// cordic_pipeline_rtl
module cordic_pipeline_rtl( clock, reset, ce, angle_in, sin_out, cos_out, valid_out );
Size: roughly 3,400 cells after synthesis, roughly 36,000 µm² of cells after synthesis.
export LEC_CHECK = 0
export ABC_AREA = 1
export CAP_MARGIN = 20
export CORE_MARGIN = 2
export CORE_UTILIZATION = 70
export PLACE_DENSITY = 0.35
export SETUP_SLACK_MARGIN = 1.04
export SLEW_MARGIN = 20
create_clock -name core_clock -period 3.73 [get_ports {clock}]
run.sh (not shown) runs the stock make flow with config.mk's settings and CLKGATE_MAP_FILE=.
The first run stopped in global routing.
Next try:
ABC_AREA = unset   (was 1)
CORE_UTILIZATION = 72   (was 70)
CTS_CLUSTER_DIAMETER = 395   (was unset)
SETUP_SLACK_MARGIN = -0.24   (was 1.04)
clock period = 3.52 ns   (was 3.73 ns; I/O delays follow)
Outcome: With this change the flow completed and failed the layout checks on setup timing. Synthesized cell count fell by 12%. Die area fell by 3.8%. Synthesized area fell by 1.1%.
Next try:
ABC_AREA = 1   (was unset)
CTS_CLUSTER_DIAMETER = 365   (was 395)
CTS_CLUSTER_SIZE = 97   (was unset)
PLACE_DENSITY = 0.36   (was 0.35)
SETUP_SLACK_MARGIN = unset   (was -0.24)
clock period = 2.63 ns   (was 3.52 ns; I/O delays follow)
=> Now the flow died in global routing with GRT-0116. Synthesized cell count grows by 13%. Die area grows by 1.1%. Synthesized area grows by 1.1%.
Next try:
ABC_AREA = unset   (was 1)
CTS_CLUSTER_DIAMETER = 34   (was 365)
CTS_CLUSTER_SIZE = unset   (was 97)
PLACE_DENSITY = unset   (was 0.36)
clock period = 3.09 ns   (was 2.63 ns; I/O delays follow)
=> With this change the flow failed in clock tree synthesis. Die area came out lower by 1.1%. Synthesized cell count came out lower by 12%. Area after synthesis came out lower by 1.1%.
Next try:
CTS_CLUSTER_DIAMETER = unset   (was 34)
SETUP_SLACK_MARGIN = -0.24   (was unset)
clock period = 4.12 ns   (was 3.09 ns; I/O delays follow)
What happened:
- The new run reached the layout checks and failed them: setup timing
- area after synthesis is unchanged
- die area is unchanged
- synthesized cell count stays the same


## ember
cordic_pipeline_rtl again, from the RTL that the note above started with.
clock: 2.04 ns
lec_check: 0
cap_margin: 20
core_margin: 2
core_utilization: 68
cts_cluster_size: 24
setup_slack_margin: 0.32
slew_margin: 20
Run status, ember: aborted in global routing (5_1_grt), error DPL-0038
Modified inputs, violet compared to ember
# ember
export LEC_CHECK = 0
export CAP_MARGIN = 20
export CORE_MARGIN = 2
export CORE_UTILIZATION = 68
export CTS_CLUSTER_SIZE = 24
export SETUP_SLACK_MARGIN = 0.32
export SLEW_MARGIN = 20
create_clock -name core_clock -period 2.04 [get_ports {clock}]
# violet
export LEC_CHECK = 0
export CAP_MARGIN = 20
export CORE_MARGIN = 2
export CORE_UTILIZATION = 70
export PLACE_DENSITY = 0.64
export SETUP_SLACK_MARGIN = 1.13
export SLEW_MARGIN = 20
create_clock -name core_clock -period 4.5 [get_ports {clock}]
==> results <==
- Looking at the reports, violet completed the entire flow and the layout it produced met the timing, DRC and antenna checks.
- ember -> violet: number of buffers inserted by port buffering flat
- Number of cell rows is higher on ember
- Half-perimeter wire length after placement on violet is down relative to ember.
- Compared with ember, in violet chip height down 3.3 um; post-synthesis xor/xnor area fraction flat; compound-gate portion of the synthesized area essentially unchanged; number of top-level pins flat.
- H-tree depth (lower): violet
- violet ends up with lower area of placed instances than ember does.
- Floorplan check, violet vs ember: die outline smaller in violet
- Total placed cells including tap cells down 808 in violet wrt ember
Relative to violet, the following input files were edited for fjord:
# violet
export LEC_CHECK = 0
export CAP_MARGIN = 20
export CORE_MARGIN = 2
export CORE_UTILIZATION = 70
export PLACE_DENSITY = 0.64
export SETUP_SLACK_MARGIN = 1.13
export SLEW_MARGIN = 20
create_clock -name core_clock -period 4.5 [get_ports {clock}]
# fjord
export LEC_CHECK = 0
export CAP_MARGIN = 20
export CORE_ASPECT_RATIO = 0.72
export CORE_MARGIN = 4
export CORE_UTILIZATION = 40
export CTS_CLUSTER_DIAMETER = 304
export GPL_TIMING_DRIVEN = 0
export SLEW_MARGIN = 20
export TNS_END_PERCENT = 15
create_clock -name core_clock -period 4.5 [get_ports {clock}]
--- outcome ---
- fjord vs violet: post-placement cell area up
- Biggest cell delay along the critical path, violet and fjord: higher on violet
- fjord vs. violet: sum of routed wire segments on met1 went down by 240 um; worst setup slack went up by 0.023 ns; mean routed wirelength per cell went down by about 37%; data required time at the worst endpoint went down by 0.04 ns.
Relative to fjord, the following input files were edited for zinc:
# fjord
export LEC_CHECK = 0
export CAP_MARGIN = 20
export CORE_ASPECT_RATIO = 0.72
export CORE_MARGIN = 4
export CORE_UTILIZATION = 40
export CTS_CLUSTER_DIAMETER = 304
export GPL_TIMING_DRIVEN = 0
export SLEW_MARGIN = 20
export TNS_END_PERCENT = 15
create_clock -name core_clock -period 4.5 [get_ports {clock}]
# zinc
export LEC_CHECK = 0
export CAP_MARGIN = 15
export CELL_PAD_IN_SITES_DETAIL_PLACEMENT = 0
export CELL_PAD_IN_SITES_GLOBAL_PLACEMENT = 2
export CORE_ASPECT_RATIO = 1.03
export CORE_MARGIN = 3
export CORE_UTILIZATION = 68
export CTS_CLUSTER_DIAMETER = 189
export GPL_ROUTABILITY_DRIVEN = 0
export GPL_TIMING_DRIVEN = 1
export PLACE_DENSITY = 0.53
export SETUP_SLACK_MARGIN = -0.37
export SLEW_MARGIN = 20
create_clock -name core_clock -period 4.5 [get_ports {clock}]
--- outcome ---
zinc got as far as global placement without I/O (3_1_place_gp_skip_io), where a tool error ended the run.
Going from fjord to zinc, core area went down; die size went down; share of the core filled by cells before placement went up.
The overall die width of zinc falls short of that of fjord by about 36%.
Cell area after synthesis came out exactly the same in fjord and zinc.
Synthesized cell count: fjord vs zinc identical
Changes in quartz relative to zinc:
# zinc
export LEC_CHECK = 0
export CAP_MARGIN = 15
export CELL_PAD_IN_SITES_DETAIL_PLACEMENT = 0
export CELL_PAD_IN_SITES_GLOBAL_PLACEMENT = 2
export CORE_ASPECT_RATIO = 1.03
export CORE_MARGIN = 3
export CORE_UTILIZATION = 68
export CTS_CLUSTER_DIAMETER = 189
export GPL_ROUTABILITY_DRIVEN = 0
export GPL_TIMING_DRIVEN = 1
export PLACE_DENSITY = 0.53
export SETUP_SLACK_MARGIN = -0.37
export SLEW_MARGIN = 20
create_clock -name core_clock -period 4.5 [get_ports {clock}]
# quartz
export LEC_CHECK = 0
export CAP_MARGIN = 40
export CORE_MARGIN = 2
export CORE_UTILIZATION = 68
export CTS_CLUSTER_SIZE = 24
export SETUP_SLACK_MARGIN = 0.32
export SLEW_MARGIN = 20
create_clock -name core_clock -period 1.98 [get_ports {clock}]
==> comparison <==
- quartz terminated abnormally: global routing (5_1_grt) reported GRT-0116.
- Compared to zinc, quartz was floorplanned on a smaller die.
- Core region area of zinc is on par with quartz.
- From zinc to quartz, flop and latch count out of synthesis did not move at all.
- Diff zinc -> quartz: synthesized area saw little to no change; count of library flops with an enable pin saw little to no change.
- quartz against zinc: floorplan-stage core utilization decreased by 0.16 points relative to the old numbers, synthesized-area fraction occupied by xor and xnor cells level, width of the die now sits higher.
Relative to quartz, the following input files were edited for lagoon:
# quartz
export LEC_CHECK = 0
export CAP_MARGIN = 40
export CORE_MARGIN = 2
export CORE_UTILIZATION = 68
export CTS_CLUSTER_SIZE = 24
export SETUP_SLACK_MARGIN = 0.32
export SLEW_MARGIN = 20
create_clock -name core_clock -period 1.98 [get_ports {clock}]
# lagoon
export LEC_CHECK = 0
export CAP_MARGIN = 20
export CORE_MARGIN = 2
export CORE_UTILIZATION = 63
export SLEW_MARGIN = 20
create_clock -name core_clock -period 2.04 [get_ports {clock}]
lagoon finished all stages; however, its layout fails the closing checks, the failures being negative setup slack.
quartz: it failed during global routing (5_1_grt), and the tool reported GRT-0116.
Number of placement rows for lagoon: 3.6% up relative to quartz
Re minimum setup slack after placement: lagoon is 0.013 ns down on quartz.
Compared with quartz, lagoon shows a floorplan core area that is 7.6% higher.
Summary of lagoon over quartz: total clock buffers created by CTS +6; number of gates given a new drive strength after cts saw a decrease.
NOTE final estimated routing congestion in global placement quartz->lagoon decreased by a few percent


run A:
Starting RTL as in the previous note.
## cordic_pipeline_rtl
module cordic_pipeline_rtl( clock, reset, ce, angle_in, sin_out, cos_out, valid_out );
parameter integer W = 12;  
parameter FXP_MUL = 1024;  
parameter PIPE_LATENCY = 15;  
input clock, reset, ce;
input signed [W-1:0] angle_in;  
output signed [W-1:0] sin_out, cos_out;
output valid_out;
wire signed [11:0] atan[0:10];  
assign atan[0] = 12'sd804;
assign atan[1] = 12'sd475;
assign atan[2] = 12'sd251;
assign atan[3] = 12'sd127;
assign atan[4] = 12'sd64;
assign atan[5] = 12'sd32;
assign atan[6] = 12'sd16;
assign atan[7] = 12'sd8;
assign atan[8] = 12'sd4;
assign atan[9] = 12'sd2;
assign atan[10] = 12'sd1;
wire signed [W-1:0] sin_tab [0:11];
wire signed [W-1:0] cos_tab [0:11];
wire signed [W-1:0] t_angle_tab [0:11];  
wire signed [W-1:0] angle_tab [0:11];
reg unsigned [4:0] valid_cnt;  
always@(posedge clock)
begin
if ( reset == 1'b0 )
valid_cnt <= PIPE_LATENCY;  
else
if( ( valid_cnt != 0 ) && ( ce == 1'b1 ) )
valid_cnt <= valid_cnt - 1;  
end
assign valid_out = ( valid_cnt == 0 )? 1'b1 : 1'b0;  
assign cos_tab[0] = 1.0 * FXP_MUL;
assign sin_tab[0] = 0;
assign angle_tab[0] = 0;
assign t_angle_tab[0] = angle_in;
cordic_step #(0) cordic_step_0 ( clock, ce, sin_tab[0], cos_tab[0], angle_tab[0], t_angle_tab[0], atan[0],
sin_tab[1], cos_tab[1], angle_tab[1], t_angle_tab[1] );
cordic_step #(1) cordic_step_1 ( clock, ce, sin_tab[1], cos_tab[1], angle_tab[1], t_angle_tab[1], atan[1],
sin_tab[2], cos_tab[2], angle_tab[2], t_angle_tab[2] );
cordic_step #(2) cordic_step_2 ( clock, ce, sin_tab[2], cos_tab[2], angle_tab[2], t_angle_tab[2], atan[2],
sin_tab[3], cos_tab[3], angle_tab[3], t_angle_tab[3] );
cordic_step #(3) cordic_step_3 ( clock, ce, sin_tab[3], cos_tab[3], angle_tab[3], t_angle_tab[3], atan[3],
sin_tab[4], cos_tab[4], angle_tab[4], t_angle_tab[4] );
cordic_step #(4) cordic_step_4 ( clock, ce, sin_tab[4], cos_tab[4], angle_tab[4], t_angle_tab[4], atan[4],
sin_tab[5], cos_tab[5], angle_tab[5], t_angle_tab[5] );
cordic_step #(5) cordic_step_5 ( clock, ce, sin_tab[5], cos_tab[5], angle_tab[5], t_angle_tab[5], atan[5],
sin_tab[6], cos_tab[6], angle_tab[6], t_angle_tab[6] );
cordic_step #(6) cordic_step_6 ( clock, ce, sin_tab[6], cos_tab[6], angle_tab[6], t_angle_tab[6], atan[6],
sin_tab[7], cos_tab[7], angle_tab[7], t_angle_tab[7] );
  ...
clock: 4.5 ns
lec_check: 0
abc_area: 1
cap_margin: 30
cell_pad_in_sites_detail_placement: 1
cell_pad_in_sites_global_placement: 1
core_aspect_ratio: 0.72
core_margin: 6
core_utilization: 40
cts_cluster_diameter: 304
gpl_timing_driven: 1
place_density_lb_addon: 0.1
slew_margin: 20
tns_end_percent: 15
### run A -> run B
Settings: changing CELL_PAD_IN_SITES_GLOBAL_PLACEMENT from 1 to 3; changing SLEW_MARGIN from 20 to 40; setting SETUP_SLACK_MARGIN to -0.37 for the first time; changing CORE_ASPECT_RATIO from 0.72 to 1.03; removing TNS_END_PERCENT (formerly 15); changing CORE_MARGIN from 6 to 3; changing CORE_UTILIZATION from 40 to 68; changing CAP_MARGIN from 30 to 15; changing CTS_CLUSTER_DIAMETER from 304 to 189; removing ABC_AREA (formerly 1); setting MIN_ROUTING_LAYER to met2 for the first time; changing PLACE_DENSITY_LB_ADDON from 0.1 to 0.09; changing CELL_PAD_IN_SITES_DETAIL_PLACEMENT from 1 to 0; setting GPL_ROUTABILITY_DRIVEN to 1 for the first time; changing GPL_TIMING_DRIVEN from 1 to 0.
## What came out
- Run A did not stop at any stage, and its layout met the timing, DRC and antenna checks.
- For run B, the flow was terminated by a tool error in 3_1_place_gp_skip_io and produced no final design.
- Share of synthesized cell area in and, or, nand and nor gates: run B vs run A down 3.0 points
- Post-synthesis cell type count went up by more than 100% going from run A to run B.
- Higher mean cell area of the mapped netlist was reported by run B, not run A.
Input-level comparison between run C and run B:
Settings: changing SLEW_MARGIN from 40 to 20; removing PLACE_DENSITY_LB_ADDON (formerly 0.09); removing GPL_TIMING_DRIVEN (formerly 0); removing SETUP_SLACK_MARGIN (formerly -0.37); removing CTS_CLUSTER_DIAMETER (formerly 189); changing CORE_MARGIN from 3 to 2; removing GPL_ROUTABILITY_DRIVEN (formerly 1); removing CORE_ASPECT_RATIO (formerly 1.03); changing CORE_UTILIZATION from 68 to 40; removing MIN_ROUTING_LAYER (formerly met2); removing CELL_PAD_IN_SITES_GLOBAL_PLACEMENT (formerly 3); changing CAP_MARGIN from 15 to 20; removing CELL_PAD_IN_SITES_DETAIL_PLACEMENT (formerly 0).
==> results <==
- Summary: with run B as the reference, overall die width in run C moved up by more than a quarter.
- Against run B as the reference, run C delivers a higher height of the die.
- From run B to run C, mux contribution to synthesized area did not move at all.
- Run C completed every stage of the flow, and the final layout passed the timing, DRC and antenna checks.
- Compared with run B, in run C area of the core shows an increase of 72%; synthesized cell count level; number of cells in Yosys stat held.
- Comparing run C against run B, there is no change at all in area reported by Yosys stat.
- Summary of run C over run B: floorplan die area went up, starting density of the core went down, number of rows in the core area went up.
### run C -> run D
Settings: changing CORE_UTILIZATION from 40 to 66; setting SETUP_SLACK_MARGIN to 0.85 for the first time; changing the clock period (ns, I/O delays scaled along) from 4.5 to 3.31.
[summary]
Completing all stages was not enough for run D: its layout failed the final checks because of negative setup slack.
Taking run D over run C, the full die area ratio works out to 0.61.
The run showing the smaller number of levels in the clock H-tree is run D.
The maximum frequency of run D falls short of that of run C by about 3%.
Relative to run C, the final wirelength measured on run D has increased by more than half.
[run D vs run C] transition time of the tightest slew-check pin: lower in run D
Looking at number of filler instances in the final layout across run C and run D, the one that comes out higher is run C.
Run D vs run C — pin count of the biggest net entering global routing dropped about 43%.
Inputs modified between run D and run E:
Settings: clearing SETUP_SLACK_MARGIN, which used to be 0.85; swapping 66 for 40 in CORE_UTILIZATION; swapping 3.31 for 4.26 in the clock period (ns, I/O delays scaled along).
- Run E went all the way through synthesis, placement and routing and the layout is clean on timing, DRC and antenna.
- Run E against run D: chip footprint now sits higher, worst slack on hold paths now sits lower, register-to-register slack now sits higher, count of buffers added by post-CTS timing repair for setup now sits lower, final instance count without filler cells now sits lower.
- Setup WNS run D -> run E: better
- Final period demand of the worst path, run D and run E: smaller value in run E
- The lower maximum level of the CTS H-tree of run D and run E is in run D.
- Run E reports a lower final routed wirelength across all metal layers than run D does.
- Utilization after layout: run D and run E compared, higher one is run D
The following lists how run F was set up differently from run E:
Settings: setting CTS_CLUSTER_SIZE to 15 for the first time; changing CORE_UTILIZATION from 40 to 70; setting SETUP_SLACK_MARGIN to 0.32 for the first time; changing the clock period (ns, I/O delays scaled along) from 4.26 to 2.04.
--- outcome ---
No final results exist for run F, since it was stopped by error DPL-0033 during 4_1_cts. From run E to run F the numbers moved as follows: number of cells after detailed placement rose 212; horizontal extent of the die down 24%; fraction of the core area occupied by cells at floorplan moved up; total half-perimeter wirelength after legalization and detailed placement up 56%; y dimension of the die has decreased. Diff run E and run F: final estimated routing congestion in global placement higher in run F. Reported for run E and run F, number of flip-flops and latches in the synthesized netlist turned out identical to the last digit. Per the comparison of run F with run E, synthesized netlist net count essentially unchanged; area after detailed placement increased 16%; area of the core decreased about 43%; pre-CTS worst setup slack decreased 1.90 ns.
